==> design/flow/constraint.sdc <==
create_clock -name core_clock -period 10.0 [get_ports {I_CLK_PIXEL}]
set_input_delay 2.0000 -clock core_clock [delete_from_list [all_inputs] [get_ports {I_CLK_PIXEL}]]
set_output_delay 2.0000 -clock core_clock [all_outputs]
set_load 0.01 [all_outputs]
==> design/flow/design.v <==
module  hdmi_delay_line
  #(parameter G_WIDTH = 40, G_DEPTH = 11)
   (
    input                i_clk,
    input [G_WIDTH-1:0]  i_d,
    output [G_WIDTH-1:0] o_q
    );
   reg [0:G_DEPTH-1][G_WIDTH-1:0] q_pipe;
   always @(posedge i_clk) begin
      q_pipe   <= { i_d, q_pipe[0 : G_DEPTH-2] };
   end
   assign o_q = q_pipe[G_DEPTH-1];
endmodule
module encoder
(
 input CLK,
 input [7:0] DATA,
 input [1:0] C,
 input VDE,    
 input ADE,    
 input [3:0] AUX,
 output reg [9:0] ENCODED
 );
   wire [8:0]     xored;
   wire [8:0]     xnored;
   wire [3:0]     ones;
   reg [8:0]      data_word;
   reg [8:0]      data_word_inv;
   wire [3:0]     data_word_disparity;
   reg [3:0]      dc_bias;
   assign xored[0] = DATA[0];
   assign xored[1] = DATA[1] ^ xored[0];
   assign xored[2] = DATA[2] ^ xored[1];
   assign xored[3] = DATA[3] ^ xored[2];
   assign xored[4] = DATA[4] ^ xored[3];
   assign xored[5] = DATA[5] ^ xored[4];
   assign xored[6] = DATA[6] ^ xored[5];
   assign xored[7] = DATA[7] ^ xored[6];
   assign xored[8] = 1'b1;
   assign xnored[0] = DATA[0];
   assign xnored[1] = DATA[1] ~^ xnored[0];
   assign xnored[2] = DATA[2] ~^ xnored[1];
   assign xnored[3] = DATA[3] ~^ xnored[2];
   assign xnored[4] = DATA[4] ~^ xnored[3];
   assign xnored[5] = DATA[5] ~^ xnored[4];
   assign xnored[6] = DATA[6] ~^ xnored[5];
   assign xnored[7] = DATA[7] ~^ xnored[6];
   assign xnored[8] = 1'b0;
   assign ones = 4'b0 + DATA[0] + DATA[1] + DATA[2] + DATA[3] + DATA[4] + DATA[5] + DATA[6] + DATA[7];
   always @(ones, DATA[0], xnored, xored) begin
      if (ones > 4 || (ones == 4 && !DATA[0])) begin
         data_word     = xnored;
         data_word_inv = ~xnored;
      end else begin
         data_word     = xored;
         data_word_inv = ~xored;
      end
   end
   assign data_word_disparity = 4'b1100 + data_word[0] + data_word[1] + data_word[2] + data_word[3] + data_word[4] + data_word[5] + data_word[6] + data_word[7];
   always @(posedge CLK) begin
      if (VDE) begin
         if (dc_bias == 0 || data_word_disparity == 0) begin
            if (data_word[8]) begin
               ENCODED <= {2'b01, data_word[7:0]};
               dc_bias <= dc_bias + data_word_disparity;
            end else begin
               ENCODED <= {2'b10, data_word_inv[7:0]};
               dc_bias <= dc_bias - data_word_disparity;
            end
         end else if ((!dc_bias[3] && !data_word_disparity[3]) || (dc_bias[3] && data_word_disparity[3])) begin
            ENCODED <= {1'b1, data_word[8], data_word_inv[7:0]};
            dc_bias <= dc_bias + data_word[8] - data_word_disparity;
         end else begin
            ENCODED <= {1'b0, data_word};
            dc_bias <= dc_bias - data_word_inv[8] + data_word_disparity;
         end
      end else if (ADE) begin
         case (AUX)
           4'b0000 : ENCODED <= 10'b1010011100;
           4'b0001 : ENCODED <= 10'b1001100011;
           4'b0010 : ENCODED <= 10'b1011100100;
           4'b0011 : ENCODED <= 10'b1011100010;
           4'b0100 : ENCODED <= 10'b0101110001;
           4'b0101 : ENCODED <= 10'b0100011110;
           4'b0110 : ENCODED <= 10'b0110001110;
           4'b0111 : ENCODED <= 10'b0100111100;
           4'b1000 : ENCODED <= 10'b1011001100;
           4'b1001 : ENCODED <= 10'b0100111001;
           4'b1010 : ENCODED <= 10'b0110011100;
           4'b1011 : ENCODED <= 10'b1011000110;
           4'b1100 : ENCODED <= 10'b1010001110;
           4'b1101 : ENCODED <= 10'b1001110001;
           4'b1110 : ENCODED <= 10'b0101100011;
           default : ENCODED <= 10'b1011000011;
         endcase
      end else begin
         case (C)
           2'b00   : ENCODED <= 10'b1101010100;
           2'b01   : ENCODED <= 10'b0010101011;
           2'b10   : ENCODED <= 10'b0101010100;
           default : ENCODED <= 10'b1010101011;
         endcase
         dc_bias <= 0;
      end
   end
endmodule
module hdmidataencoder
#(parameter FREQ=27000000, FS=48000, CTS=27000, N=6144)
(
   input          i_pixclk,
   input          i_reset,
   input          i_hSync,
   input          i_vSync,
   input          i_blank,
   input          i_audio_enable,
   input          i_aspect_169,
   input [15:0]   i_audioL,
   input [15:0]   i_audioR,
   output [3:0]   o_d0,
   output [3:0]   o_d1,
   output [3:0]   o_d2,
   output         o_data
);
localparam [16:0] CTS_ = CTS;                      
localparam [16:0] AUDIO_TIMER_ADDITION = FS/1000;  
localparam [16:0] AUDIO_TIMER_LIMIT = FREQ/1000;   
localparam [191:0] channelStatus = (FS == 48000)?192'hc202004004:(FS == 44100)?192'hc200004004:192'hc203004004;
localparam [55:0] audioRegenPacket = {N[7:0], N[15:8], 8'h00, CTS[7:0], CTS[15:8], 16'h0000};
reg [23:0] audioPacketHeader;
reg [55:0] audioSubPacket0, audioSubPacket1, audioSubPacket2, audioSubPacket3;
reg [55:0] audioSample;
reg [7:0] channelStatusIdx;
reg [16:0] audioTimer;
reg [16:0] ctsTimer;
reg [1:0] samplesHead;
reg [3:0] dataChannel0;
reg [3:0] dataChannel1;
reg [3:0] dataChannel2;
reg [23:0] packetHeader;
reg [55:0] subpacket0, subpacket1, subpacket2, subpacket3;
reg [7:0] bchHdr;
reg [7:0] bchCode0, bchCode1, bchCode2, bchCode3;
reg [4:0] dataOffset;
reg tercData;
reg [15:0] audioRAvg;
reg [15:0] audioLAvg;
reg [15:0] counterX;
reg firstHSyncChange;
reg oddLine;
reg prevHSync;
reg prevBlank;
reg allowGeneration;
reg [3:0] dataChannel0_q;
reg [3:0] dataChannel1_q;
reg [3:0] dataChannel2_q;
reg tercData_q;
reg [23:0] pkH;
reg [55:0] pkD0, pkD1, pkD2, pkD3;
reg [8:0] ecc1;
reg [9:0] ecc2;
function [7:0] ECCcode;  
   input [7:0] code;
   input bita;
   input passthroughData;
   begin
      ECCcode = {code[6:0], 1'b0} ^ (((code[7] ^ bita) && passthroughData) ? 8'hC1 : 8'h00);
   end
endfunction
function [8:0] ECCu;
   input [7:0] code;
   input bita;
   input passthroughData;
   begin
      ECCu = {passthroughData?bita:code[7], ECCcode(code, bita, passthroughData)};
   end
endfunction
function [9:0] ECC2u;
   input [7:0] code;
   input bita;
   input bitb;
   input passthroughData;
   begin
      ECC2u = {passthroughData?bita:code[7],
               passthroughData?bitb:(code[6]^(((code[7]^bita) && passthroughData)?1'b1:1'b0)),
               ECCcode(ECCcode(code, bita, passthroughData), bitb, passthroughData)};
   end
endfunction
task SendPacket;
   input firstPacket;
begin
   dataChannel0[0]=i_hSync;
   dataChannel0[1]=i_vSync;
   dataChannel0[3]=(!firstPacket || dataOffset)?1'b1:1'b0;
   ecc1=ECCu(bchHdr, pkH[0], dataOffset<24?1'b1:1'b0);
   dataChannel0[2]=ecc1[8]; bchHdr=ecc1[7:0];
   ecc2=ECC2u(bchCode0, pkD0[0], pkD0[1], dataOffset<28?1'b1:1'b0);
   dataChannel1[0]=ecc2[9]; dataChannel2[0]=ecc2[8]; bchCode0=ecc2[7:0];
   ecc2=ECC2u(bchCode1, pkD1[0], pkD1[1], dataOffset<28?1'b1:1'b0);
   dataChannel1[1]=ecc2[9]; dataChannel2[1]=ecc2[8]; bchCode1=ecc2[7:0];
   ecc2=ECC2u(bchCode2, pkD2[0], pkD2[1], dataOffset<28?1'b1:1'b0);
   dataChannel1[2]=ecc2[9]; dataChannel2[2]=ecc2[8]; bchCode2=ecc2[7:0];
   ecc2=ECC2u(bchCode3, pkD3[0], pkD3[1], dataOffset<28?1'b1:1'b0);
   dataChannel1[3]=ecc2[9]; dataChannel2[3]=ecc2[8]; bchCode3=ecc2[7:0];
   pkH=pkH[23:1];
   pkD0=pkD0[55:2];
   pkD1=pkD1[55:2];
   pkD2=pkD2[55:2];
   pkD3=pkD3[55:2];
   dataOffset=dataOffset+5'b1;
end
endtask
task InfoGen;
begin
   if (ctsTimer >= CTS_) begin
      packetHeader=24'h000001;   
      subpacket0=audioRegenPacket;
      subpacket1=audioRegenPacket;
      subpacket2=audioRegenPacket;
      subpacket3=audioRegenPacket;
      ctsTimer = ctsTimer - CTS_ + 1'b1;
   end else begin
      if (!oddLine) begin
         packetHeader=24'h0D0282;   
         if (i_aspect_169) begin
            subpacket0=56'h000000002A1035;
         end else begin
            subpacket0=56'h00000000191046;
         end
         subpacket1=56'h00000000000000;
      end else begin
         packetHeader=24'h0A0184;   
         subpacket0=56'h00000000001160;
         subpacket1=56'h00000000000000;
      end
      subpacket2=56'h00000000000000;
      subpacket3=56'h00000000000000;
   end
end
endtask
task AproximateAudio;
begin
   audioLAvg = i_audioL;
   audioRAvg = i_audioR;
end
endtask
task AudioGen;
begin
   if (!( allowGeneration && counterX >= 32 && counterX < 64)) begin
      if (audioTimer>=AUDIO_TIMER_LIMIT) begin
         audioTimer=audioTimer-AUDIO_TIMER_LIMIT+AUDIO_TIMER_ADDITION;
         audioPacketHeader=audioPacketHeader|24'h000002|((channelStatusIdx==0?24'h100100:24'h000100)<<samplesHead);
         audioSample=((audioLAvg<<8)|(audioRAvg<<32)
                        |((^audioLAvg)?56'h08000000000000:56'h0)   
                        |((^audioRAvg)?56'h80000000000000:56'h0))  
                        ^(channelStatus[channelStatusIdx]?56'hCC000000000000:56'h0);
         case (samplesHead)
            2'd0: audioSubPacket0=audioSample;
            2'd1: audioSubPacket1=audioSample;
            2'd2: audioSubPacket2=audioSample;
            default: audioSubPacket3=audioSample;
         endcase  
         if (channelStatusIdx<191)
            channelStatusIdx=channelStatusIdx+8'd1;
         else
            channelStatusIdx=0;
         samplesHead=samplesHead+2'd1;
      end else begin
         audioTimer=audioTimer+AUDIO_TIMER_ADDITION;
         AproximateAudio();
      end
   end else begin
      audioTimer=audioTimer+AUDIO_TIMER_ADDITION;
      AproximateAudio();
      samplesHead=0;
   end
end
endtask
task SendPackets;
begin
   if (counterX<32) begin
      tercData=1;
      pkH=packetHeader; pkD0=subpacket0; pkD1=subpacket1; pkD2=subpacket2; pkD3=subpacket3;
      SendPacket(1);
      packetHeader=pkH; subpacket0=pkD0; subpacket1=pkD1; subpacket2=pkD2; subpacket3=pkD3;
   end else if (counterX<64)  begin
      pkH=audioPacketHeader; pkD0=audioSubPacket0; pkD1=audioSubPacket1; pkD2=audioSubPacket2; pkD3=audioSubPacket3;
      SendPacket(0);
      audioPacketHeader=pkH; audioSubPacket0=pkD0; audioSubPacket1=pkD1; audioSubPacket2=pkD2; audioSubPacket3=pkD3;
   end else begin
      tercData=0;
   end
end
endtask
always @(posedge i_pixclk)
if (i_reset) begin
   audioPacketHeader=0;
   audioSubPacket0=0;
   audioSubPacket1=0;
   audioSubPacket2=0;
   audioSubPacket3=0;
   channelStatusIdx=0;
   audioTimer=0;
   samplesHead=0;
   ctsTimer=0;
   dataChannel0_q<=0;
   dataChannel1_q<=0;
   dataChannel2_q<=0;
   tercData_q<=0;
   packetHeader=0;
   subpacket0=0;
   subpacket1=0;
   subpacket2=0;
   subpacket3=0;
   bchHdr=0;
   bchCode0=0;
   bchCode1=0;
   bchCode2=0;
   bchCode3=0;
   dataOffset=0;
   oddLine<=0;
   counterX<=0;
   prevHSync<=0;
   prevBlank<=0;
   firstHSyncChange<=0;
   allowGeneration<=0;
   audioRAvg=0;
   audioLAvg=0;
end else begin
   dataChannel0 = dataChannel0_q;
   dataChannel1 = dataChannel1_q;
   dataChannel2 = dataChannel2_q;
   tercData = tercData_q;
   AudioGen();
   if(allowGeneration) begin
      SendPackets();
   end else begin
      tercData=0;
   end
   ctsTimer = ctsTimer + 1'b1;
   if((prevBlank == 0) && (i_blank == 1))
      firstHSyncChange <= 1;
   if((prevBlank == 1) && (i_blank == 0))
      allowGeneration <= 0;
   if(prevHSync != i_hSync) begin
      if(firstHSyncChange) begin
         InfoGen();
         oddLine <= ! oddLine;
         counterX  <= 0;
         allowGeneration <= i_audio_enable;
      end else begin
         counterX  <= counterX + 1'b1;
      end
      firstHSyncChange <= !firstHSyncChange;
   end else
      counterX  <= counterX + 1'b1;
   prevBlank <= i_blank;
   prevHSync <= i_hSync;
   dataChannel0_q <= dataChannel0;
   dataChannel1_q <= dataChannel1;
   dataChannel2_q <= dataChannel2;
   tercData_q <= tercData;
end
assign o_d0 = dataChannel0_q;
assign o_d1 = dataChannel1_q;
assign o_d2 = dataChannel2_q;
assign o_data = tercData_q;
endmodule
module hdmi
#(parameter FREQ=25200000, FS=48000, CTS=25200, N=6144)
 (
   input        I_CLK_PIXEL,
   input        I_RESET,      
   input [7:0]  I_R,
   input [7:0]  I_G,
   input [7:0]  I_B,
   input        I_BLANK,
   input        I_HSYNC,
   input        I_VSYNC,
   input        I_ASPECT_169,
   input        I_AUDIO_ENABLE,
   input [15:0] I_AUDIO_PCM_L,
   input [15:0] I_AUDIO_PCM_R,
   output [9:0] O_RED,    
   output [9:0] O_GREEN,  
   output [9:0] O_BLUE    
);
   wire [9:0]   red;
   wire [9:0]   green;
   wire [9:0]   blue;
   wire [9:0]   enc0out;
   wire [9:0]   enc1out;
   wire [9:0]   enc2out;
   wire [29:0]  tx_in;
   wire [3:0]   tmds_d;
   wire         data;
   wire [3:0]   dataPacket0;
   wire [3:0]   dataPacket1;
   wire [3:0]   dataPacket2;
   wire [39:0]  delayLineIn;
   wire [39:0]  delayLineOut;
   wire [7:0]   ROut;
   wire [7:0]   GOut;
   wire [7:0]   BOut;
   wire         hSyncOut;
   wire         vSyncOut;
   wire         vdeOut;
   wire         dataOut;
   wire [1:0]   vhSyncOut;
   reg          prevBlank;
   reg          prevData;
   wire [3:0]   dataPacket0Out;
   wire [3:0]   dataPacket1Out;
   wire [3:0]   dataPacket2Out;
   reg          ctl0;
   reg          ctl1;
   reg          ctl2;
   reg          ctl3;
   wire [1:0]   ctl_10;
   wire [1:0]   ctl_32;
   reg [2:0]    state;
   reg [10:0]   clockCounter;
   assign delayLineIn[39:32] = I_R;
   assign delayLineIn[31:24] = I_G;
   assign delayLineIn[23:16] = I_B;
   assign delayLineIn[15] = I_HSYNC;
   assign delayLineIn[14] = I_VSYNC;
   assign delayLineIn[13] = !I_BLANK;
   assign delayLineIn[12] = data;
   assign delayLineIn[11:8] = dataPacket0;
   assign delayLineIn[7:4] = dataPacket1;
   assign delayLineIn[3:0] = dataPacket2;
   assign ROut = delayLineOut[39:32];
   assign GOut = delayLineOut[31:24];
   assign BOut = delayLineOut[23:16];
   assign hSyncOut = delayLineOut[15];
   assign vSyncOut = delayLineOut[14];
   assign vdeOut = delayLineOut[13];
   assign dataOut = delayLineOut[12];
   assign dataPacket0Out = delayLineOut[11:8];
   assign dataPacket1Out = delayLineOut[7:4];
   assign dataPacket2Out = delayLineOut[3:0];
   assign vhSyncOut = {vSyncOut , hSyncOut};
   assign ctl_10 = {ctl1, ctl0};
   assign ctl_32 = {ctl3, ctl2};
   always @(posedge I_CLK_PIXEL) begin
      if (I_RESET) begin
         state <= 3'b000;
         clockCounter <= 0;
         ctl0 <= 1'b0;
         ctl1 <= 1'b0;
         ctl2 <= 1'b0;
         ctl3 <= 1'b0;
      end else if (!prevBlank  && I_BLANK) begin
         state <= 3'b000;
         clockCounter <= 0;
      end else begin
         case (state)
            3'b000:
               if (!prevData && data) begin       
                  state <= 3'b100;
                  ctl0 <= 1'b1;
                  ctl1 <= 1'b0;
                  ctl2 <= 1'b1;
                  ctl3 <= 1'b0;
                  clockCounter <= 0;
               end else if (prevBlank && !I_BLANK) begin  
                  state <= 3'b010;
                  ctl0 <= 1'b1;
                  ctl1 <= 1'b0;
                  ctl2 <= 1'b0;
                  ctl3 <= 1'b0;
                  clockCounter <= 0;
               end
            3'b100:                     
               if (clockCounter == 8) begin
                  state <= 3'b101;
                  ctl0 <= 1'b0;
                  ctl1 <= 1'b0;
                  ctl2 <= 1'b0;
                  ctl3 <= 1'b0;
                  clockCounter <= 0;
               end else begin
                  clockCounter <= clockCounter + 1'b1;
               end
            3'b101:                     
               if (clockCounter == 1) begin
                  state <= 3'b111;
                  clockCounter <= 0;
               end else begin
                  clockCounter <= clockCounter + 1'b1;
               end
            3'b111:
               if (clockCounter == 11) begin                   
                  state <= 3'b110;
                  clockCounter <= 0;
               end else if (prevBlank && !I_BLANK) begin  
                  state <= 3'b010;
                  ctl0 <= 1'b1;
                  ctl1 <= 1'b0;
                  ctl2 <= 1'b0;
                  ctl3 <= 1'b0;
                  clockCounter <= 0;
               end else if (!data) begin                          
                  clockCounter <= clockCounter + 1'b1;
               end
            3'b110:                    
               if (clockCounter == 1) begin
                  state <= 3'b000;
                  clockCounter <= 0;
               end else begin
                  clockCounter <= clockCounter + 1'b1;
               end
            3'b010:                      
               if (clockCounter == 8)  begin
                  state <= 3'b011;
                  ctl0 <= 1'b0;
                  ctl1 <= 1'b0;
                  ctl2 <= 1'b0;
                  ctl3 <= 1'b0;
                  clockCounter <= 0;
               end else begin
                  clockCounter <= clockCounter + 1'b1;
               end
            3'b011:                     
               if (clockCounter == 1)  begin
                  state <= 3'b001;
                  clockCounter <= 0;
               end else begin
                  clockCounter <= clockCounter + 1'b1;
               end
            3'b001:
               if (clockCounter == 11)  begin                  
                  state <= 3'b000;
                  clockCounter <= 0;
               end else if (I_BLANK) begin                          
                  clockCounter <= clockCounter + 1'b1;
               end
         endcase
      end
      prevBlank <= I_RESET ? 1'b0 : I_BLANK;
      prevData <= I_RESET ? 1'b0 : data;
   end
   assign blue =  ((state == 3'b101 || state == 3'b110) && vhSyncOut == 2'b00) ? 10'b1010001110 :
                  ((state == 3'b101 || state == 3'b110) && vhSyncOut == 2'b01) ? 10'b1001110001 :
                  ((state == 3'b101 || state == 3'b110) && vhSyncOut == 2'b10) ? 10'b0101100011 :
                  ((state == 3'b101 || state == 3'b110) && vhSyncOut == 2'b11) ? 10'b1011000011 :
                  (state == 3'b011)                                                          ? 10'b1011001100 : enc0out;
   assign green = (state == 3'b011                                 ) ? 10'b0100110011 :
                  (state == 3'b101 || state == 3'b110) ? 10'b0100110011 : enc1out;
   assign red =   (state == 3'b011                                 ) ? 10'b1011001100 :
                  (state == 3'b101 || state == 3'b110) ? 10'b0100110011 : enc2out;
   hdmi_delay_line delay_line
     (
      .i_clk(I_CLK_PIXEL),
      .i_d(delayLineIn),
      .o_q(delayLineOut)
      );
   hdmidataencoder
     #(
       .FREQ(FREQ),
       .FS(FS),
       .CTS(CTS),
       .N(N)
       )
   dataencoder
     (
      .i_pixclk    (I_CLK_PIXEL),
      .i_reset     (I_RESET),
      .i_aspect_169 (I_ASPECT_169),
      .i_blank     (I_BLANK),
      .i_hSync     (I_HSYNC),
      .i_vSync     (I_VSYNC),
      .i_audio_enable  (I_AUDIO_ENABLE),
      .i_audioL    (I_AUDIO_PCM_L),
      .i_audioR    (I_AUDIO_PCM_R),
      .o_d0        (dataPacket0),
      .o_d1        (dataPacket1),
      .o_d2        (dataPacket2),
      .o_data      (data)
      );
   encoder enc0
     (
      .CLK      (I_CLK_PIXEL),
      .DATA     (BOut),
      .C        (vhSyncOut),
      .VDE      (vdeOut),
      .ADE      (dataOut),
      .AUX      (dataPacket0Out),
      .ENCODED  (enc0out)
     );
   encoder enc1
     (
     .CLK      (I_CLK_PIXEL),
     .DATA     (GOut),
     .C        (ctl_10),
     .VDE      (vdeOut),
     .ADE      (dataOut),
     .AUX      (dataPacket1Out),
     .ENCODED  (enc1out)
      );
   encoder enc2
     (
      .CLK     (I_CLK_PIXEL),
      .DATA    (ROut),
      .C       (ctl_32),
      .VDE     (vdeOut),
      .ADE     (dataOut),
      .AUX     (dataPacket2Out),
      .ENCODED (enc2out)
      );
assign O_RED   = red;
assign O_GREEN = green;
assign O_BLUE  = blue;
endmodule
==> design/flow/run.sh <==
#!/bin/bash
# the make line also repeats each setting of config.mk as NAME=value (left out here)
make -C /OpenROAD-flow-scripts/flow DESIGN_CONFIG=/design/flow/config.mk WORK_HOME=/design/flow/orfs CLKGATE_MAP_FILE= finish
==> design/flow/config.mk <==
export PLATFORM = sky130hd
export DESIGN_NAME = hdmi
export DESIGN_NICKNAME = hdmi
export VERILOG_FILES = /design/flow/design.v
export SDC_FILE = /design/flow/constraint.sdc
export NUM_CORES = 4
export LEC_CHECK = 0
export ABC_AREA = 1
export CAP_MARGIN = 5
export CELL_PAD_IN_SITES_DETAIL_PLACEMENT = 2
export CORE_ASPECT_RATIO = 0.52
export CORE_MARGIN = 2
export CORE_UTILIZATION = 30
export CTS_CLUSTER_SIZE = 95
export GPL_ROUTABILITY_DRIVEN = 0
export SLEW_MARGIN = 40
==> results.sh, run 1 <==
# source this file to load flow results
export IMPL_cts_htree_levels=3
export IMPL_top_power_group="combinational cells"
export IMPL_antenna_found_initial=3
export IMPL_pwr_share_seq_pct=33.3
export IMPL_routed_via_density=5.255
export IMPL_fillers=15440
export IMPL_nNetsFinal=5109
export IMPL_grt_pass1_wl_mm=249.6
export IMPL_coreArea_mm2=0.1410
export IMPL_flop_cell="dfxtp_1"
export IMPL_syn_inst=4919
export IMPL_cp_slowest_cell="fa_1"
export IMPL_setup_worst_path_class="flop to flop"
export IMPL_tool_warnings=80
export IMPL_p_total_w=0.01546
export IMPL_powerSeq_w=0.00515
export IMPL_max_freq_mhz=99.40
export IMPL_top_area_cell="dfxtp_1"
export IMPL_status="failed layout checks"
export IMPL_crit_path_end="enc1.ENCODED[3]"
export IMPL_synth_cell_type_count=62
export IMPL_synth_xor_area_share_pct=2.350
export IMPL_avgRoutedWirePerCell_um=23.92
export IMPL_netSwitchingFraction_pct=40.30
export IMPL_synth_adder_area_share_pct=4.805
export IMPL_clock_sinks=1171
export IMPL_clkTransAtPathRegs_ps=80
export IMPL_dieHeight_um=276.6
export IMPL_postRouteAntennaNets=0
export IMPL_clock_latency_ps=740
export IMPL_internal_power_w=0.009228
export IMPL_crit_path_end_kind="flop"
export IMPL_vias=36010
export IMPL_comb_power_w=0.00608
export IMPL_hpwlAfterDp_mm=97.86
export IMPL_hold_path_startpoint="delay_line.q_pipe[290]"
export IMPL_cts_root_buf="clkbuf_16"
export IMPL_cts_tree="built"
export IMPL_utilization_pct=34.68
export IMPL_cp_num_buf_inv=8
export IMPL_whs_path_depth=0
export IMPL_syn_nets=5125
export IMPL_synth_area_top_cells="dfxtp_1 (54%), nand2_1 (6.5%), o21ai_0 (5.7%)"
export IMPL_hold_buffers=0
export IMPL_ys_seq_share_pct=54.97
export IMPL_grt_ovfl_total=0
export IMPL_reg2reg_to="enc1.ENCODED[3]"
export IMPL_p_per_area_mw_per_mm2=316.2
export IMPL_simple_gate_share_pct=13.07
export IMPL_slowest_delay_ps=590
export IMPL_slew_headroom_pct=42.93
export IMPL_drc_errors=0
export IMPL_synth_most_common_cell="dfxtp_1"
export IMPL_layoutNonFillerInstCount=6853
export IMPL_netlist_area_leader_share_pct=54.13
export IMPL_mux_area_share_pct=0.1401
export IMPL_power_switching_w=0.006228
export IMPL_cp_required_ps=10650
export IMPL_dr_first_iter_drc_count=2885
export IMPL_synth_logic_top_family="AND-OR/OR-AND gates"
export IMPL_die_area_mm2=0.1461
export IMPL_top_cells_by_count="dfxtp_1 (1159), nand2_1 (747), inv_1 (621)"
export IMPL_fp_util_pct=30.41
export IMPL_arrival_ps=10710
export IMPL_crit_top_cell="fa_1"
export IMPL_critPathMaxFanout=16
export IMPL_rr_worst_depth=30
export IMPL_rr_startpoint="delay_line.q_pipe[24]"
export IMPL_grt_max_degree=111
export IMPL_cp_startpoint="delay_line.q_pipe[24]"
export IMPL_gr_usage_all_layers_pct=21.64
export IMPL_crit_path_start_kind="flop"
export IMPL_dp_cells=6662
export IMPL_min_to="delay_line.q_pipe[250]"
export IMPL_setup_violations=1
export IMPL_post_route_period_util_pct=100.6
export IMPL_crit_family="adder cells"
export IMPL_io_pins=93
export IMPL_hold_viol=0
export IMPL_area_growth_pct=14.04
export IMPL_synth_flops=1171
export IMPL_cts_buffers=104
export IMPL_worst_slew_pin_slew_ps=852.9
export IMPL_ys_warnings_count=4
export IMPL_cts_max_path_buffers=3
export IMPL_violations="setup timing"
export IMPL_async_reset_ff_share_pct=0
export IMPL_rows=99
export IMPL_p_clk_w=0.00422
export IMPL_clockPowerShare_pct=27.3
export IMPL_wirelength_mm=163.9
export IMPL_p_leak_nw=19.37
export IMPL_io_buffer_count=92
export IMPL_yosys_cells=4919
export IMPL_yosys_area_mm2=0.04286
export IMPL_fp_dieW_um=528.2
export IMPL_vdd_ir_drop_max_v=0.0002661
export IMPL_grt_pass1_vias=40390
export IMPL_maxSlewViolCount=0
export IMPL_avgSynthCellArea_um2=8.714
export IMPL_edf_count=12
export IMPL_firstDrtPassIters=5
export IMPL_ys_sh_aoi_pct=16.77
export IMPL_diodes=0
export IMPL_fin_crit_ps=10060
export IMPL_setup_ws_ps=-60.34
export IMPL_r2r_slack_ps=-60
export IMPL_hp_class="flop to flop"
export IMPL_syn_cell_area_mm2=0.04286
export IMPL_cp_num_cells=30
export IMPL_worst_clock_skew_ps=60.23
export IMPL_pwr_share_comb_pct=39.4
export IMPL_max_cap_violations=0
## per-layer routing
| metal | GRT usage (%) | vias to the layer above | wire, µm |
|---|---|---|---|
| li1 | - | 16090 | - |
| met1 | 25.93 | 18300 | 67260 |
| met2 | 38.53 | 1144 | 82110 |
| met3 | 3.460 | 481 | 7513 |
| met4 | 8.468 | 4 | 6981 |
| met5 | 0 | - | 28 |
## layout make-up
cell class / count / area [µm²] / area share, %
clock buffers: 145 / 3020 / 6.179
multi-input cells: 2871 / 15990 / 32.72
clock inverters: 43 / 409.1 / 0.8370
well taps: 1868 / 2337 / 4.781
inverters: 634 / 2391 / 4.891
flip-flops and latches: 1171 / 23560 / 48.21
repair buffers: 121 / 1167 / 2.388
## metrics by stage
step           TNS, ps  instance area (µm²)  setup WS, ps  hold WS [ps]
5_1_grt         -437.4                48880        -202.5         295.9
3_5_place_dp         0                45370         660.4         313.2
6_report        -60.34                48880        -60.34         282.5
3_3_place_gp         0                45340          1436         310.3
4_1_cts              0                48810         252.2         298.3
2_1_floorplan        0                42860          2402         309.6
## timing repair
item | CTS | global route
hold endpoints to repair | 0 | 0
gates cloned | 0 | 0
buffers inserted | 0 | 3
gates resized | 2 | 2
setup endpoints to repair | 2 | 9
==> inputs of run 2 (changes only) <==
ABC_AREA = default   (was 1)
CAP_MARGIN = 20   (was 5)
CELL_PAD_IN_SITES_DETAIL_PLACEMENT = default   (was 2)
CORE_ASPECT_RATIO = default   (was 0.52)
CTS_CLUSTER_SIZE = default   (was 95)
GPL_ROUTABILITY_DRIVEN = default   (was 0)
SETUP_SLACK_MARGIN = 0.79   (was default)
SLEW_MARGIN = 20   (was 40)
clock period = 9.0 ns   (was 10.0 ns; I/O delays follow)
==> results.sh, run 2 <==
# source this file to load flow results
export IMPL_grt_pass1_wl_mm=144.7
export IMPL_crit_path_start_kind="flop"
export IMPL_nNetsFinal=4802
export IMPL_postRouteAntennaNets=0
export IMPL_reg2reg_to="enc0.dc_bias[3]"
export IMPL_syn_nets=4830
export IMPL_arrival_ps=8320
export IMPL_hold_buffers=0
export IMPL_async_reset_ff_share_pct=0
export IMPL_rr_worst_depth=33
export IMPL_antenna_found_initial=1
export IMPL_simple_gate_share_pct=16.64
export IMPL_vias=30520
export IMPL_ys_warnings_count=4
export IMPL_avgRoutedWirePerCell_um=13.37
export IMPL_pwr_share_seq_pct=31.8
export IMPL_powerSeq_w=0.00586
export IMPL_coreArea_mm2=0.1412
export IMPL_min_to="delay_line.q_pipe[293]"
export IMPL_synth_cell_type_count=79
export IMPL_crit_top_cell="fa_1"
export IMPL_hold_viol=0
export IMPL_max_freq_mhz=127.0
export IMPL_vdd_ir_drop_max_v=0.0004269
export IMPL_netlist_area_leader_share_pct=54.47
export IMPL_clock_latency_ps=740
export IMPL_internal_power_w=0.01200
export IMPL_whs_path_depth=0
export IMPL_fp_dieW_um=380.8
export IMPL_top_area_cell="dfxtp_1"
export IMPL_grt_ovfl_total=0
export IMPL_slowest_delay_ps=660
export IMPL_syn_inst=4624
export IMPL_cp_startpoint="delay_line.q_pipe[16]"
export IMPL_clkTransAtPathRegs_ps=60
export IMPL_io_buffer_count=92
export IMPL_io_pins=93
export IMPL_cts_tree="built"
export IMPL_tns_ps=0
export IMPL_yosys_area_mm2=0.04259
export IMPL_flop_cell="dfxtp_1"
export IMPL_edf_count=12
export IMPL_area_growth_pct=16.38
export IMPL_utilization_pct=35.10
export IMPL_worst_slew_pin_slew_ps=1054
export IMPL_grt_max_degree=221
export IMPL_grt_pass1_vias=28310
export IMPL_syn_cell_area_mm2=0.04259
export IMPL_cp_slowest_cell="fa_2"
export IMPL_cts_root_buf="clkbuf_16"
export IMPL_ys_sh_aoi_pct=14.01
export IMPL_setup_violations=0
export IMPL_dieHeight_um=380.8
export IMPL_diodes=0
export IMPL_synth_logic_top_family="simple AND/OR/NAND/NOR gates"
export IMPL_cp_required_ps=9440
export IMPL_yosys_cells=4624
export IMPL_tool_warnings=85
export IMPL_crit_path_end_kind="flop"
export IMPL_crit_path_end="enc0.dc_bias[3]"
export IMPL_p_per_area_mw_per_mm2=372.0
export IMPL_setup_ws_ps=1126
export IMPL_critPathMaxFanout=10
export IMPL_synth_area_top_cells="dfxtp_1 (54%), nand2_1 (8.8%), a21oi_1 (4.7%)"
export IMPL_synth_flops=1171
export IMPL_die_area_mm2=0.1450
export IMPL_rsz0062_at_grt="true"
export IMPL_cts_max_path_buffers=3
export IMPL_dp_slack_ps=236.2
export IMPL_rows=138
export IMPL_maxSlewViolCount=0
export IMPL_status="complete, no violations"
export IMPL_clockPowerShare_pct=27.5
export IMPL_r2r_slack_ps=1130
export IMPL_ys_seq_share_pct=55.32
export IMPL_cp_num_cells=33
export IMPL_rr_startpoint="delay_line.q_pipe[16]"
export IMPL_avgSynthCellArea_um2=9.211
export IMPL_mux_area_share_pct=0.8548
export IMPL_dr_first_iter_drc_count=1757
export IMPL_cts_buffers=119
export IMPL_hold_path_startpoint="delay_line.q_pipe[333]"
export IMPL_slew_headroom_pct=29.47
export IMPL_crit_family="adder cells"
export IMPL_synth_most_common_cell="dfxtp_1"
export IMPL_power_switching_w=0.006433
export IMPL_fp_util_pct=30.16
export IMPL_synth_adder_area_share_pct=4.906
export IMPL_worst_clock_skew_ps=48.63
export IMPL_hp_class="flop to flop"
export IMPL_max_cap_violations=0
export IMPL_clock_sinks=1171
export IMPL_top_cells_by_count="dfxtp_1 (1159), nand2_1 (1000), nor2_1 (445)"
export IMPL_drc_errors=0
export IMPL_whs_ps=318.9
export IMPL_fin_crit_ps=7874
export IMPL_synth_xor_area_share_pct=4.503
export IMPL_netSwitchingFraction_pct=34.89
export IMPL_routed_via_density=4.634
export IMPL_top_power_group="combinational cells"
export IMPL_cp_num_buf_inv=7
export IMPL_p_clk_w=0.00506
export IMPL_p_leak_nw=18.51
export IMPL_setup_worst_path_class="flop to flop"
export IMPL_wirelength_mm=88.03
export IMPL_firstDrtPassIters=6
export IMPL_cts_htree_levels=3
export IMPL_gr_usage_all_layers_pct=11.69
export IMPL_hpwlAfterDp_mm=52.78
export IMPL_gp_congestion=0.8086
export IMPL_post_route_period_util_pct=87.49
export IMPL_pwr_share_comb_pct=40.7
export IMPL_comb_power_w=0.00751
[run 2: layout make-up]
type | count | area, µm²
fill | 14340 | 91670
sequential | 1171 | 23570
multi-input combinational | 3037 | 17700
clock buffer | 177 | 3570
tap | 1890 | 2365
timing repair buffer | 141 | 1326
clock inverter | 44 | 564.3
inverter | 126 | 480.5
[run 2: layer usage]
layer	vias up	GRT usage [%]	wire, µm
met2	523	18.65	39710
li1	15520	-	-
met1	14330	15.91	42450
met3	142	2.129	3678
met4	0	3.850	2188
met5	-	0	0
[run 2: through the flow]
stage	instance area [µm²]	total power, W	cells
2_1_floorplan	42590	0.01127	4624
3_3_place_gp	45140	0.01261	6353
3_5_place_dp	45140	0.01288	6353
4_1_cts	49350	0.01814	6575
5_1_grt	49570	0.01979	6586
6_report	49570	0.01844	6586
[run 2: what timing repair did]
| item | 4_1_cts | 5_1_grt |
|---|---|---|
| setup endpoints to repair | 19 | 24 |
| gates resized | 17 | 36 |
| setup buffers | 1 | 11 |
| pin swaps | 0 | 15 |
==> inputs of run 3 (changes only) <==
ABC_AREA = 1   (was default)
CORE_ASPECT_RATIO = 1.36   (was default)
CORE_UTILIZATION = 72   (was 30)
CTS_CLUSTER_DIAMETER = 37   (was default)
CTS_CLUSTER_SIZE = 10   (was default)
HOLD_SLACK_MARGIN = 0.3   (was default)
SETUP_SLACK_MARGIN = 0.54   (was 0.79)
SLEW_MARGIN = 40   (was 20)
TNS_END_PERCENT = 10   (was default)
clock period = 4.17 ns   (was 9.0 ns; I/O delays follow)
==> results.sh, run 3 <==
# source this file to load flow results
export IMPL_utilization_pct=85.34
export IMPL_synth_adder_area_share_pct=4.805
export IMPL_fin_area_mm2=0.05042
export IMPL_gp_congestion=0.9107
export IMPL_ys_warnings_count=4
export IMPL_cts_buffers=145
export IMPL_slew_headroom_pct=44.51
export IMPL_synth_xor_area_share_pct=2.350
export IMPL_cp_startpoint="delay_line.q_pipe[32]"
export IMPL_cts_htree_levels=4
export IMPL_p_clk_w=0.0111
export IMPL_grt_ovfl_total=0
export IMPL_rr_startpoint="delay_line.q_pipe[32]"
export IMPL_synth_area_top_cells="dfxtp_1 (54%), nand2_1 (6.5%), o21ai_0 (5.7%)"
export IMPL_setup_violations=39
export IMPL_area_growth_pct=17.62
export IMPL_worst_clock_skew_ps=33.31
export IMPL_internal_power_w=0.02672
export IMPL_comb_power_w=0.0182
export IMPL_synth_flops=1171
export IMPL_hp_class="flop to flop"
export IMPL_cts_tree="built"
export IMPL_rsz0062_at_grt="true"
export IMPL_crit_path_end_kind="flop"
export IMPL_avgSynthCellArea_um2=8.714
export IMPL_tool_warnings=93
export IMPL_grt_pass1_wl_mm=164.4
export IMPL_yosys_cells=4919
export IMPL_dr_first_iter_drc_count=2899
export IMPL_hold_path_startpoint="delay_line.q_pipe[332]"
export IMPL_top_power_group="combinational cells"
export IMPL_max_freq_mhz=120.5
export IMPL_r2r_slack_ps=-4130
export IMPL_firstDrtPassIters=9
export IMPL_antenna_found_initial=17
export IMPL_hpwlAfterDp_mm=57.45
export IMPL_fillers=3373
export IMPL_hold_viol=0
export IMPL_synth_most_common_cell="dfxtp_1"
export IMPL_fp_dieW_um=213.2
export IMPL_top_area_cell="dfxtp_1"
export IMPL_post_route_period_util_pct=199.0
export IMPL_layoutNonFillerInstCount=5986
export IMPL_p_per_area_mw_per_mm2=825.5
export IMPL_dp_slack_ps=-3006
export IMPL_whs_path_depth=0
export IMPL_cts_max_path_buffers=3
export IMPL_maxSlewViolCount=0
export IMPL_postRouteAntennaNets=0
export IMPL_placed_area_mm2=0.04572
export IMPL_cp_num_cells=32
export IMPL_dp_cells=5767
export IMPL_syn_inst=4919
export IMPL_flop_cell="dfxtp_1"
export IMPL_simple_gate_share_pct=13.07
export IMPL_cp_required_ps=4730
export IMPL_netlist_area_leader_share_pct=54.13
export IMPL_crit_path_end="enc2.dc_bias[3]"
export IMPL_clkTransAtPathRegs_ps=60
export IMPL_clockPowerShare_pct=26.7
export IMPL_power_switching_w=0.01490
export IMPL_crit_path_start_kind="flop"
export IMPL_slowest_delay_ps=620
export IMPL_clock_sinks=1171
export IMPL_nNetsFinal=5339
export IMPL_pwr_share_seq_pct=29.6
export IMPL_setup_worst_path_class="flop to flop"
export IMPL_ys_seq_share_pct=54.97
export IMPL_io_buffer_count=92
export IMPL_top_cells_by_count="dfxtp_1 (1159), nand2_1 (747), inv_1 (621)"
export IMPL_pwr_share_comb_pct=43.7
export IMPL_status="failed layout checks"
export IMPL_powerSeq_w=0.0123
export IMPL_drc_errors=0
export IMPL_mux_area_share_pct=0.1401
export IMPL_vias=34480
export IMPL_clock_latency_ps=720
export IMPL_rr_worst_depth=32
export IMPL_grt_max_degree=234
export IMPL_vdd_ir_drop_max_v=0.0008628
export IMPL_worst_slew_pin_slew_ps=832.4
export IMPL_reg2reg_to="enc2.dc_bias[3]"
export IMPL_routed_via_density=5.760
export IMPL_p_leak_nw=20.78
export IMPL_edf_count=12
export IMPL_rows=104
export IMPL_violations="setup timing"
export IMPL_dieHeight_um=288.5
export IMPL_synth_logic_top_family="AND-OR/OR-AND gates"
export IMPL_crit_family="adder cells"
export IMPL_setup_ws_ps=-4128
export IMPL_cts_root_buf="clkbuf_16"
export IMPL_async_reset_ff_share_pct=0
export IMPL_max_cap_violations=0
export IMPL_ys_sh_aoi_pct=16.77
export IMPL_die_area_mm2=0.06152
export IMPL_synth_cell_type_count=62
export IMPL_fp_util_pct=72.56
export IMPL_gr_usage_all_layers_pct=33.48
export IMPL_avgRoutedWirePerCell_um=17.92
export IMPL_min_to="delay_line.q_pipe[292]"
export IMPL_yosys_area_mm2=0.04286
export IMPL_syn_cell_area_mm2=0.04286
export IMPL_p_total_w=0.04162
export IMPL_cp_slowest_cell="fa_2"
export IMPL_netSwitchingFraction_pct=35.80
export IMPL_coreArea_mm2=0.05908
export IMPL_syn_nets=5125
export IMPL_io_pins=93
export IMPL_cp_num_buf_inv=9
export IMPL_fin_crit_ps=8298
export IMPL_arrival_ps=8860
export IMPL_grt_pass1_vias=33370
export IMPL_wirelength_mm=107.3
export IMPL_critPathMaxFanout=7
[run 3: timing repair]
action,4_1_cts,5_1_grt
buffers inserted,7,6
pin swaps,22,46
gates resized,64,67
hold buffers,0,0
endpoints found under the setup margin,51,47
[run 3: cell type report]
type | instances | area [µm²] | share of cell area (%)
antenna | 7 | 17.52 | 0.03474
clock buffer | 168 | 3840 | 7.616
clock inverter | 30 | 309.0 | 0.6130
inverter | 634 | 2415 | 4.790
multi-input combinational | 2871 | 16460 | 32.64
sequential | 1171 | 23580 | 46.77
tap | 795 | 994.7 | 1.973
timing repair buffer | 310 | 2801 | 5.557
[run 3: stage by stage]
stage	setup TNS, ps	hold slack (ps)
floorplan	-97110	308.9
global placement	-100080	309.5
detailed placement	-105810	311.8
CTS	-103190	315.7
global route	-126830	318.7
finish	-118540	312.8
[run 3: metal layers]
metal	vias up	routed length (µm)	GRT usage (%)
li1	16560	-	-
met1	16110	40070	37.76
met2	1295	52580	56.95
met3	496	7663	8.863
met4	20	6703	19.77
met5	-	258	0
==> inputs of run 4 (changes only) <==
ABC_AREA = default   (was 1)
CORE_ASPECT_RATIO = default   (was 1.36)
CORE_UTILIZATION = 30   (was 72)
CTS_CLUSTER_DIAMETER = default   (was 37)
CTS_CLUSTER_SIZE = default   (was 10)
HOLD_SLACK_MARGIN = default   (was 0.3)
SETUP_SLACK_MARGIN = default   (was 0.54)
SLEW_MARGIN = 20   (was 40)
TNS_END_PERCENT = default   (was 10)
clock period = 5.95 ns   (was 4.17 ns; I/O delays follow)
==> results.sh, run 4 <==
# source this file to load flow results
export IMPL_ys_warnings_count=4
export IMPL_synth_cell_type_count=79
export IMPL_dr_first_iter_drc_count=1959
export IMPL_met3WireLength_mm=3.627
export IMPL_worst_slew_pin_slew_ps=1101
export IMPL_layoutNonFillerInstCount=6710
export IMPL_yosys_area_mm2=0.04259
export IMPL_hold_path_startpoint="delay_line.q_pipe[165]"
export IMPL_cp_required_ps=6390
export IMPL_max_freq_mhz=132.7
export IMPL_tool_warnings=88
export IMPL_syn_cell_area_mm2=0.04259
export IMPL_slowest_delay_ps=630
export IMPL_synth_logic_top_family="simple AND/OR/NAND/NOR gates"
export IMPL_status="failed layout checks"
export IMPL_fin_crit_ps=7535
export IMPL_drc_errors=0
export IMPL_routed_via_density=4.616
export IMPL_cp_startpoint="delay_line.q_pipe[32]"
export IMPL_placed_area_mm2=0.04648
export IMPL_wirelength_mm=87.94
export IMPL_crit_family="adder cells"
export IMPL_netSwitchingFraction_pct=34.28
export IMPL_hpwlAfterDp_mm=53.66
export IMPL_clock_latency_ps=720
export IMPL_top_area_cell="dfxtp_1"
export IMPL_hold_viol=0
export IMPL_ys_seq_share_pct=55.32
export IMPL_async_reset_ff_share_pct=0
export IMPL_coreArea_mm2=0.1412
export IMPL_routed_top_layer="met5"
export IMPL_grt_pass1_vias=29010
export IMPL_top_cells_by_count="dfxtp_1 (1159), nand2_1 (1000), nor2_1 (445)"
export IMPL_cts_tree="built"
export IMPL_r2r_slack_ps=-1580
export IMPL_dp_slack_ps=-1753
export IMPL_violations="setup timing"
export IMPL_maxSlewViolCount=0
export IMPL_antenna_found_initial=2
export IMPL_syn_nets=4830
export IMPL_p_clk_w=0.00760
export IMPL_synth_xor_area_share_pct=4.503
export IMPL_synth_area_top_cells="dfxtp_1 (54%), nand2_1 (8.8%), a21oi_1 (4.7%)"
export IMPL_worst_clock_skew_ps=61.20
export IMPL_edf_count=12
export IMPL_rows=138
export IMPL_setup_violations=39
export IMPL_cts_max_path_buffers=3
export IMPL_cts_htree_levels=3
export IMPL_arrival_ps=7970
export IMPL_grt_ovfl_total=0
export IMPL_fin_area_mm2=0.05115
export IMPL_vdd_ir_drop_max_v=0.001106
export IMPL_mux_area_share_pct=0.8548
export IMPL_p_leak_nw=19.29
export IMPL_crit_path_end="enc2.dc_bias[3]"
export IMPL_synth_flops=1171
export IMPL_whs_path_depth=0
export IMPL_fp_dieW_um=380.8
export IMPL_io_pins=93
export IMPL_dieHeight_um=380.8
export IMPL_dr_wl_met2_mm=40.21
export IMPL_slew_headroom_pct=26.60
export IMPL_comb_power_w=0.0155
export IMPL_m1WireLength_mm=41.83
export IMPL_clock_sinks=1171
export IMPL_yosys_cells=4624
export IMPL_hp_class="flop to flop"
export IMPL_whs_ps=306.7
export IMPL_power_switching_w=0.01095
export IMPL_pwr_share_seq_pct=27.8
export IMPL_grt_pass1_wl_mm=146.5
export IMPL_fp_util_pct=30.16
export IMPL_max_cap_violations=0
export IMPL_gp_congestion=0.7998
export IMPL_avgSynthCellArea_um2=9.211
export IMPL_powerSeq_w=0.00887
export IMPL_ys_sh_aoi_pct=14.01
export IMPL_area_growth_pct=20.10
export IMPL_reg2reg_to="enc2.dc_bias[3]"
export IMPL_firstDrtPassIters=5
export IMPL_gr_usage_all_layers_pct=11.84
export IMPL_rr_startpoint="delay_line.q_pipe[32]"
export IMPL_setup_worst_path_class="flop to flop"
export IMPL_pwr_share_comb_pct=48.4
export IMPL_nNetsFinal=4926
export IMPL_internal_power_w=0.02099
export IMPL_cts_root_buf="clkbuf_16"
export IMPL_cp_num_buf_inv=5
export IMPL_utilization_pct=36.22
export IMPL_simple_gate_share_pct=16.64
export IMPL_fillers=14210
export IMPL_grt_max_degree=235
export IMPL_postRouteAntennaNets=0
export IMPL_crit_path_end_kind="flop"
export IMPL_netlist_area_leader_share_pct=54.47
export IMPL_top_power_group="combinational cells"
export IMPL_cp_slowest_cell="fa_2"
export IMPL_rr_worst_depth=31
export IMPL_clockPowerShare_pct=23.8
export IMPL_cts_buffers=118
export IMPL_cp_num_cells=31
export IMPL_die_area_mm2=0.1450
export IMPL_vias=30970
export IMPL_crit_top_cell="fa_1"
export IMPL_min_to="delay_line.q_pipe[125]"
export IMPL_synth_adder_area_share_pct=4.906
export IMPL_setup_ws_ps=-1585
export IMPL_crit_path_start_kind="flop"
export IMPL_flop_cell="dfxtp_1"
export IMPL_clkTransAtPathRegs_ps=60
export IMPL_p_per_area_mw_per_mm2=624.3
export IMPL_post_route_period_util_pct=126.6
export IMPL_syn_inst=4624
export IMPL_rsz0062_at_grt="true"
export IMPL_dp_cells=6472
export IMPL_synth_most_common_cell="dfxtp_1"
export IMPL_io_buffer_count=92
export IMPL_avgRoutedWirePerCell_um=13.11
export IMPL_critPathMaxFanout=4
[run 4: repair_timing]
| item | in CTS | in global routing |
|---|---|---|
| endpoints found under the hold margin | 0 | 0 |
| pin swaps | 52 | 27 |
| hold buffers | 0 | 0 |
| resized | 60 | 40 |
| cloned | 1 | 0 |
| endpoints found under the setup margin | 39 | 39 |
| buffers inserted | 11 | 7 |
[run 4: cell type report]
type | count | area (µm²) | share of cell area (%)
antenna | 1 | 2.502 | 0.004892
clock buffer | 162 | 3432 | 6.709
clock inverter | 57 | 666.9 | 1.304
inverter | 126 | 491.7 | 0.9613
multi-input combinational | 3037 | 18230 | 35.64
sequential | 1171 | 23570 | 46.08
tap | 1890 | 2365 | 4.623
timing repair buffer | 266 | 2394 | 4.679
[run 4: per-stage QoR]
step / setup TNS, ps / total power, W
floorplan: -40860 / 0.01824
global placement: -46430 / 0.02213
detailed placement: -51330 / 0.02249
CTS: -46140 / 0.03150
global route: -56960 / 0.03434
finish: -45540 / 0.03193
[run 4: layer usage]
metal / global-route usage (%) / vias to the layer above
li1: - / 15750
met1: 15.94 / 14560
met2: 19.06 / 505
met3: 2.315 / 155
met4: 3.726 / 4
met5: 0 / -
==> inputs of run 5 (changes only) <==
ABC_AREA = 1   (was default)
CAP_MARGIN = 40   (was 20)
CELL_PAD_IN_SITES_DETAIL_PLACEMENT = 2   (was default)
CORE_ASPECT_RATIO = 0.63   (was default)
CORE_MARGIN = 5   (was 2)
CORE_UTILIZATION = 27   (was 30)
CTS_CLUSTER_SIZE = 95   (was default)
GPL_ROUTABILITY_DRIVEN = 0   (was default)
HOLD_SLACK_MARGIN = -0.07   (was default)
SLEW_MARGIN = 40   (was 20)
clock period = 10.0 ns   (was 5.95 ns; I/O delays follow)
==> results.sh, run 5 <==
# source this file to load flow results
export IMPL_yosys_cells=4919
export IMPL_clkTransAtPathRegs_ps=70
export IMPL_gr_usage_all_layers_pct=18.30
export IMPL_met3WireLength_mm=6.824
export IMPL_die_area_mm2=0.1670
export IMPL_synth_adder_area_share_pct=4.805
export IMPL_dp_slack_ps=714.3
export IMPL_p_clk_w=0.00458
export IMPL_io_pins=93
export IMPL_synth_cell_type_count=62
export IMPL_fp_dieW_um=512.0
export IMPL_fillers=17390
export IMPL_drc_errors=0
export IMPL_cp_num_cells=33
export IMPL_post_cts_buffers=0
export IMPL_maxSlewViolCount=0
export IMPL_worst_slew_pin_slew_ps=859.6
export IMPL_hp_class="flop to flop"
export IMPL_top_area_cell="dfxtp_1"
export IMPL_setup_violations=0
export IMPL_edf_count=12
export IMPL_final_comb_area_mm2=0.01597
export IMPL_coreArea_mm2=0.1583
export IMPL_grt_max_degree=234
export IMPL_synth_logic_top_family="AND-OR/OR-AND gates"
export IMPL_hold_buffers=0
export IMPL_cp_num_buf_inv=8
export IMPL_rows=116
export IMPL_cts_htree_levels=3
export IMPL_crit_path_end="enc0.dc_bias[3]"
export IMPL_avgSynthCellArea_um2=8.714
export IMPL_synth_flops=1171
export IMPL_grt_pass1_vias=40800
export IMPL_cts_tree="built"
export IMPL_synth_xor_area_share_pct=2.350
export IMPL_top_cells_by_count="dfxtp_1 (1159), nand2_1 (747), inv_1 (621)"
export IMPL_internal_power_w=0.009556
export IMPL_comb_power_w=0.00570
export IMPL_routed_via_density=5.003
export IMPL_cp_slowest_cell="fa_1"
export IMPL_grt_ovfl_total=0
export IMPL_netlist_area_leader_share_pct=54.13
export IMPL_rr_worst_depth=33
export IMPL_nNetsFinal=5108
export IMPL_wirelength_mm=158.9
export IMPL_r2r_slack_ps=310
export IMPL_fp_util_pct=27.07
export IMPL_postRouteAntennaNets=0
export IMPL_hold_viol=0
export IMPL_netSwitchingFraction_pct=38.10
export IMPL_mux_area_share_pct=0.1401
export IMPL_top_power_group="combinational cells"
export IMPL_fin_area_mm2=0.04963
export IMPL_hold_path_startpoint="delay_line.q_pipe[277]"
export IMPL_yosys_area_mm2=0.04286
export IMPL_p_total_w=0.01544
export IMPL_dr_first_iter_drc_count=2459
export IMPL_status="complete, no violations"
export IMPL_flop_area_mm2=0.02356
export IMPL_p_leak_nw=19.57
export IMPL_slowest_delay_ps=630
export IMPL_area_growth_pct=15.78
export IMPL_worst_clock_skew_ps=36.78
export IMPL_vias=35590
export IMPL_setup_worst_path_class="flop to flop"
export IMPL_post_route_period_util_pct=96.93
export IMPL_critPathMaxFanout=14
export IMPL_powerSeq_w=0.00516
export IMPL_pwr_share_seq_pct=33.4
export IMPL_cts_max_path_buffers=3
export IMPL_hpwlAfterDp_mm=96.59
export IMPL_cts_root_buf="clkbuf_16"
export IMPL_dr_wl_met2_mm=81.53
export IMPL_dieHeight_um=326.3
export IMPL_cp_startpoint="delay_line.q_pipe[16]"
export IMPL_antenna_found_initial=5
export IMPL_clock_latency_ps=760
export IMPL_firstDrtPassIters=7
export IMPL_max_freq_mhz=103.2
export IMPL_cp_required_ps=10490
export IMPL_p_per_area_mw_per_mm2=311.1
export IMPL_m1WireLength_mm=64.53
export IMPL_syn_nets=5125
export IMPL_syn_cell_area_mm2=0.04286
export IMPL_tns_ps=0
export IMPL_crit_path_start_kind="flop"
export IMPL_vdd_ir_drop_max_v=0.0002140
export IMPL_min_to="delay_line.q_pipe[237]"
export IMPL_power_switching_w=0.005881
export IMPL_async_reset_ff_share_pct=0
export IMPL_setup_ws_ps=307.2
export IMPL_clock_sinks=1171
export IMPL_rr_startpoint="delay_line.q_pipe[16]"
export IMPL_diodes=0
export IMPL_ys_seq_share_pct=54.97
export IMPL_io_buffer_count=92
export IMPL_max_cap_violations=0
export IMPL_synth_area_top_cells="dfxtp_1 (54%), nand2_1 (6.5%), o21ai_0 (5.7%)"
export IMPL_cts_resized=0
export IMPL_cts_buffers=107
export IMPL_avgRoutedWirePerCell_um=22.33
export IMPL_flop_cell="dfxtp_1"
export IMPL_whs_path_depth=0
export IMPL_reg2reg_to="enc0.dc_bias[3]"
export IMPL_rsz0062_at_grt="false"
export IMPL_crit_family="adder cells"
export IMPL_placed_area_mm2=0.04570
export IMPL_pwr_share_comb_pct=36.9
export IMPL_grt_pass1_wl_mm=245.1
export IMPL_routed_top_layer="met4"
export IMPL_crit_path_end_kind="flop"
export IMPL_syn_inst=4919
export IMPL_ys_warnings_count=4
export IMPL_clockPowerShare_pct=29.7
export IMPL_slew_headroom_pct=42.63
export IMPL_ys_sh_aoi_pct=16.77
export IMPL_simple_gate_share_pct=13.07
export IMPL_fin_crit_ps=9693
export IMPL_synth_most_common_cell="dfxtp_1"
export IMPL_tool_warnings=81
export IMPL_arrival_ps=10180
==> run 5: stage by stage <==
stage	std cells	util (%)	hold WS [ps]
2_1_floorplan	4919	-	309.6
3_5_place_dp	6915	28.86	313.2
3_3_place_gp	6913	28.82	309.9
5_1_grt	7113	31.34	313.1
4_1_cts	7111	31.30	301.7
6_report	7113	31.34	304.4
==> run 5: final cells by class <==
cell class / count / area share (%)
clock buffers: 149 / 6.305
inverters: 634 / 4.818
well taps: 2124 / 5.355
clock inverters: 47 / 1.477
multi-input cells: 2871 / 32.18
flip-flops and latches: 1171 / 47.48
repair buffers: 117 / 2.388
==> run 5: layer usage <==
layer / GRT usage, % / vias to the layer above
met4: 6.993 / 0
met3: 3.057 / 396
li1: - / 16100
met1: 20.98 / 18100
met2: 33.90 / 988
met5: 0 / -
==> inputs of run 6 (changes only) <==
CAP_MARGIN = 20   (was 40)
CELL_PAD_IN_SITES_DETAIL_PLACEMENT = default   (was 2)
CORE_ASPECT_RATIO = default   (was 0.63)
CORE_MARGIN = 2   (was 5)
CORE_UTILIZATION = 72   (was 27)
CTS_CLUSTER_SIZE = 99   (was 95)
GPL_ROUTABILITY_DRIVEN = default   (was 0)
HOLD_SLACK_MARGIN = default   (was -0.07)
SLEW_MARGIN = 20   (was 40)
clock period = 6.06 ns   (was 10.0 ns; I/O delays follow)
==> results.sh, run 6 <==
# source this file to load flow results
export IMPL_cp_startpoint="delay_line.q_pipe[32]"
export IMPL_fp_util_pct=72.76
export IMPL_cp_num_cells=31
export IMPL_io_pins=93
export IMPL_firstDrtPassIters=8
export IMPL_cp_slowest_cell="fa_1"
export IMPL_cts_htree_levels=3
export IMPL_hold_viol=0
export IMPL_top_power_group="combinational cells"
export IMPL_gp_congestion=0.8869
export IMPL_drc_errors=0
export IMPL_grt_max_degree=234
export IMPL_crit_path_end_kind="flop"
export IMPL_crit_family="adder cells"
export IMPL_netSwitchingFraction_pct=34.94
export IMPL_hp_class="flop to flop"
export IMPL_rr_startpoint="delay_line.q_pipe[32]"
export IMPL_avgRoutedWirePerCell_um=15.64
export IMPL_pwr_share_seq_pct=29.7
export IMPL_p_leak_nw=20.50
export IMPL_cts_root_buf="clkbuf_16"
export IMPL_yosys_area_mm2=0.04286
export IMPL_status="failed layout checks"
export IMPL_flop_cell="dfxtp_1"
export IMPL_slew_headroom_pct=26.57
export IMPL_synth_adder_area_share_pct=4.805
export IMPL_post_route_period_util_pct=124.4
export IMPL_clock_latency_ps=660
export IMPL_ys_warnings_count=4
export IMPL_rows=89
export IMPL_async_reset_ff_share_pct=0
export IMPL_synth_logic_top_family="AND-OR/OR-AND gates"
export IMPL_setup_ws_ps=-1478
export IMPL_gr_usage_all_layers_pct=29.50
export IMPL_p_clk_w=0.00705
export IMPL_netlist_area_leader_share_pct=54.13
export IMPL_crit_path_end="enc2.dc_bias[3]"
export IMPL_cp_num_buf_inv=7
export IMPL_routed_via_density=5.588
export IMPL_area_growth_pct=16.54
export IMPL_max_freq_mhz=132.7
export IMPL_syn_cell_area_mm2=0.04286
export IMPL_syn_inst=4919
export IMPL_comb_power_w=0.0130
export IMPL_yosys_cells=4919
export IMPL_io_buffer_count=92
export IMPL_powerSeq_w=0.00844
export IMPL_slowest_delay_ps=600
export IMPL_dr_first_iter_drc_count=2592
export IMPL_avgSynthCellArea_um2=8.714
export IMPL_setup_worst_path_class="flop to flop"
export IMPL_cts_buffers=108
export IMPL_postRouteAntennaNets=0
export IMPL_synth_cell_type_count=62
export IMPL_critPathMaxFanout=4
export IMPL_crit_top_cell="fa_1"
export IMPL_wirelength_mm=93.05
export IMPL_die_area_mm2=0.06150
export IMPL_vias=33250
export IMPL_dieHeight_um=248.0
export IMPL_hold_buffers=0
export IMPL_power_switching_w=0.009939
export IMPL_clockPowerShare_pct=24.8
export IMPL_min_to="delay_line.q_pipe[299]"
export IMPL_top_cells_by_count="dfxtp_1 (1159), nand2_1 (747), inv_1 (621)"
export IMPL_clock_sinks=1171
export IMPL_fillers=3382
export IMPL_clkTransAtPathRegs_ps=60
export IMPL_crit_path_start_kind="flop"
export IMPL_max_cap_violations=0
export IMPL_fin_crit_ps=7538
export IMPL_tool_warnings=87
export IMPL_grt_pass1_vias=31970
export IMPL_internal_power_w=0.01851
export IMPL_rsz0062_at_grt="true"
export IMPL_grt_ovfl_total=0
export IMPL_mux_area_share_pct=0.1401
export IMPL_vdd_ir_drop_max_v=0.001107
export IMPL_worst_clock_skew_ps=16.02
export IMPL_setup_violations=39
export IMPL_ys_seq_share_pct=54.97
export IMPL_cts_tree="built"
export IMPL_ys_sh_aoi_pct=16.77
export IMPL_cts_max_path_buffers=3
export IMPL_edf_count=12
export IMPL_p_per_area_mw_per_mm2=569.5
export IMPL_hold_path_startpoint="delay_line.q_pipe[339]"
export IMPL_synth_xor_area_share_pct=2.350
export IMPL_rr_worst_depth=31
export IMPL_whs_path_depth=0
export IMPL_synth_most_common_cell="dfxtp_1"
export IMPL_fp_dieW_um=248.0
export IMPL_worst_slew_pin_slew_ps=1101
export IMPL_grt_pass1_wl_mm=150.4
export IMPL_nNetsFinal=5290
export IMPL_cp_required_ps=6550
export IMPL_r2r_slack_ps=-1480
export IMPL_pwr_share_comb_pct=45.6
export IMPL_synth_flops=1171
export IMPL_violations="setup timing"
export IMPL_synth_area_top_cells="dfxtp_1 (54%), nand2_1 (6.5%), o21ai_0 (5.7%)"
export IMPL_coreArea_mm2=0.05891
export IMPL_top_area_cell="dfxtp_1"
export IMPL_reg2reg_to="enc2.dc_bias[3]"
export IMPL_simple_gate_share_pct=13.07
export IMPL_arrival_ps=8020
export IMPL_maxSlewViolCount=0
export IMPL_antenna_found_initial=2
export IMPL_hpwlAfterDp_mm=53.62
export IMPL_syn_nets=5125
export IMPL_whs_ps=312.3
export IMPL_p_total_w=0.02845
run 6: what timing repair did:
action                                  4_1_cts  5_1_grt
resized                                      62       56
setup buffers                                24       16
endpoints found under the hold margin         0        0
pin swaps                                    52       44
endpoints found under the setup margin       39       39
run 6: layer usage:
metal | wire length (µm) | share of wire [%] | vias up | global-route usage, %
li1 | - | - | 16520 | -
met1 | 39080 | 42 | 15600 | 36.72
met2 | 46780 | 50 | 899 | 52.09
met3 | 4232 | 4.5 | 240 | 4.120
met4 | 2953 | 3.2 | 0 | 10.90
met5 | 0 | 0 | - | 0
run 6: cell type report:
class	count	area, µm²	share of cell area (%)
repair buffers	298	2615	5.235
flip-flops and latches	1171	23570	47.19
well taps	773	967.2	1.936
inverters	634	2417	4.839
multi-input cells	2871	16620	33.27
clock inverters	51	681.9	1.365
clock buffers	150	3074	6.154
diodes	2	5.005	0.01002
run 6: metrics by stage:
step	worst slack, ps	util (%)	cells	instance area (µm²)	TNS, ps
2_1_floorplan	-1007	-	4919	43310	-17420
3_3_place_gp	-983.3	77.33	5715	45550	-22400
3_5_place_dp	-1141	77.33	5715	45550	-28210
4_1_cts	-1345	84.36	5938	49700	-32400
5_1_grt	-1664	84.80	5950	49950	-42130
6_report	-1478	84.80	5950	49950	-34220
==> inputs of run 7 (changes only) <==
ABC_AREA = default   (was 1)
CORE_MARGIN = 4   (was 2)
CORE_UTILIZATION = 30   (was 72)
CTS_CLUSTER_SIZE = 75   (was 99)
GPL_ROUTABILITY_DRIVEN = 0   (was default)
clock period = 10.0 ns   (was 6.06 ns; I/O delays follow)
==> results.sh, run 7 <==
# source this file to load flow results
export IMPL_status="complete, no violations"
export IMPL_routed_via_density=4.618
export IMPL_avgRoutedWirePerCell_um=13.26
export IMPL_mux_area_share_pct=0.8548
export IMPL_vias=30350
export IMPL_synth_xor_area_share_pct=4.503
export IMPL_top_area_cell="dfxtp_1"
export IMPL_whs_path_depth=0
export IMPL_max_freq_mhz=112.9
export IMPL_maxSlewViolCount=0
export IMPL_post_route_period_util_pct=88.56
export IMPL_hold_path_startpoint="delay_line.q_pipe[235]"
export IMPL_postRouteAntennaNets=0
export IMPL_rr_worst_depth=32
export IMPL_grt_pass1_wl_mm=145.1
export IMPL_clock_latency_ps=730
export IMPL_hp_class="flop to flop"
export IMPL_io_pins=93
export IMPL_cts_resized=0
export IMPL_critPathMaxFanout=10
export IMPL_comb_power_w=0.00612
export IMPL_p_clk_w=0.00465
export IMPL_reg2reg_to="enc1.dc_bias[3]"
export IMPL_cp_num_buf_inv=6
export IMPL_ys_sh_aoi_pct=14.01
export IMPL_worst_clock_skew_ps=79.15
export IMPL_gr_usage_all_layers_pct=11.49
export IMPL_r2r_slack_ps=1140
export IMPL_grt_pass1_vias=28510
export IMPL_dp_cells=6348
export IMPL_synth_area_top_cells="dfxtp_1 (54%), nand2_1 (8.8%), a21oi_1 (4.7%)"
export IMPL_top_cells_by_count="dfxtp_1 (1159), nand2_1 (1000), nor2_1 (445)"
export IMPL_hold_viol=0
export IMPL_clockPowerShare_pct=29.0
export IMPL_crit_path_end_kind="flop"
export IMPL_setup_violations=0
export IMPL_cp_num_cells=32
export IMPL_internal_power_w=0.01046
export IMPL_grt_ovfl_total=0
export IMPL_synth_flops=1171
export IMPL_hpwlAfterDp_mm=52.47
export IMPL_wirelength_mm=87.10
export IMPL_worst_slew_pin_slew_ps=1111
export IMPL_slew_headroom_pct=25.67
export IMPL_tool_warnings=87
export IMPL_hold_buffers=0
export IMPL_vdd_ir_drop_max_v=0.0003934
export IMPL_arrival_ps=9380
export IMPL_synth_adder_area_share_pct=4.906
export IMPL_pwr_share_comb_pct=38.2
export IMPL_ys_warnings_count=4
export IMPL_setup_ws_ps=1144
export IMPL_async_reset_ff_share_pct=0
export IMPL_cts_buffers=117
export IMPL_cts_htree_levels=3
export IMPL_antenna_found_initial=2
export IMPL_slowest_delay_ps=550
export IMPL_netlist_area_leader_share_pct=54.47
export IMPL_grt_max_degree=221
export IMPL_rsz0062_at_grt="false"
export IMPL_pwr_share_seq_pct=32.9
export IMPL_fin_crit_ps=8856
export IMPL_yosys_cells=4624
export IMPL_top_power_group="combinational cells"
export IMPL_layoutNonFillerInstCount=6571
export IMPL_synth_cell_type_count=79
export IMPL_powerSeq_w=0.00527
export IMPL_utilization_pct=34.90
export IMPL_cts_root_buf="clkbuf_16"
export IMPL_cts_tree="built"
export IMPL_io_buffer_count=92
export IMPL_synth_most_common_cell="dfxtp_1"
export IMPL_cp_required_ps=10530
export IMPL_die_area_mm2=0.1481
export IMPL_fin_area_mm2=0.04930
export IMPL_yosys_area_mm2=0.04259
export IMPL_cp_startpoint="delay_line.q_pipe[24]"
export IMPL_clock_sinks=1171
export IMPL_tns_ps=0
export IMPL_p_leak_nw=18.43
export IMPL_p_per_area_mw_per_mm2=325.3
export IMPL_clkTransAtPathRegs_ps=70
export IMPL_power_switching_w=0.005577
export IMPL_rows=138
export IMPL_ys_seq_share_pct=55.32
export IMPL_cts_max_path_buffers=3
export IMPL_dr_first_iter_drc_count=1788
export IMPL_netSwitchingFraction_pct=34.77
export IMPL_syn_inst=4624
export IMPL_flop_cell="dfxtp_1"
export IMPL_dp_slack_ps=1176
export IMPL_simple_gate_share_pct=16.64
export IMPL_avgSynthCellArea_um2=9.211
export IMPL_fp_dieW_um=384.8
export IMPL_crit_path_start_kind="flop"
export IMPL_rr_startpoint="delay_line.q_pipe[24]"
export IMPL_crit_top_cell="fa_1"
export IMPL_cp_slowest_cell="fa_1"
export IMPL_drc_errors=0
export IMPL_edf_count=12
export IMPL_area_growth_pct=15.74
export IMPL_crit_path_end="enc1.dc_bias[3]"
export IMPL_crit_family="adder cells"
export IMPL_coreArea_mm2=0.1412
export IMPL_syn_nets=4830
export IMPL_firstDrtPassIters=6
export IMPL_synth_logic_top_family="simple AND/OR/NAND/NOR gates"
export IMPL_setup_worst_path_class="flop to flop"
export IMPL_max_cap_violations=0
export IMPL_placed_area_mm2=0.04511
export IMPL_fp_util_pct=30.16
export IMPL_post_cts_buffers=0
export IMPL_min_to="delay_line.q_pipe[195]"
export IMPL_nNetsFinal=4783
export IMPL_syn_cell_area_mm2=0.04259
export IMPL_dieHeight_um=384.8
export IMPL_fillers=14450
==> run 7: routing by layer <==
layer,up-vias,global-route usage [%],part of all wire (%)
met5,-,0,0
met4,0,3.734,2.6
met3,142,2.274,4.4
met2,503,18.36,45
met1,14210,15.59,48
li1,15490,-,-
==> run 7: per-stage QoR <==
stage                     hold WS, ps  total power, W
after CTS                       324.1         0.01625
after floorplan                 309.6         0.01014
final                           322.1         0.01604
after global routing            326.7         0.01722
after detailed placement        312.1         0.01153
after global placement          309.6         0.01128
==> run 7: cell type report <==
class                      instances  area [µm²]  area share [%]
antenna                            1       2.502        0.005076
clock inverter                    67       908.4           1.843
multi-input combinational       3037       17510           35.52
inverter                         126       473.0          0.9594
tap                             1890        2365           4.797
timing repair buffer             124        1204           2.442
clock buffer                     155        3273           6.639
sequential                      1171       23560           47.80
Power figures rest on the tool's default switching activity, not on a simulated workload.
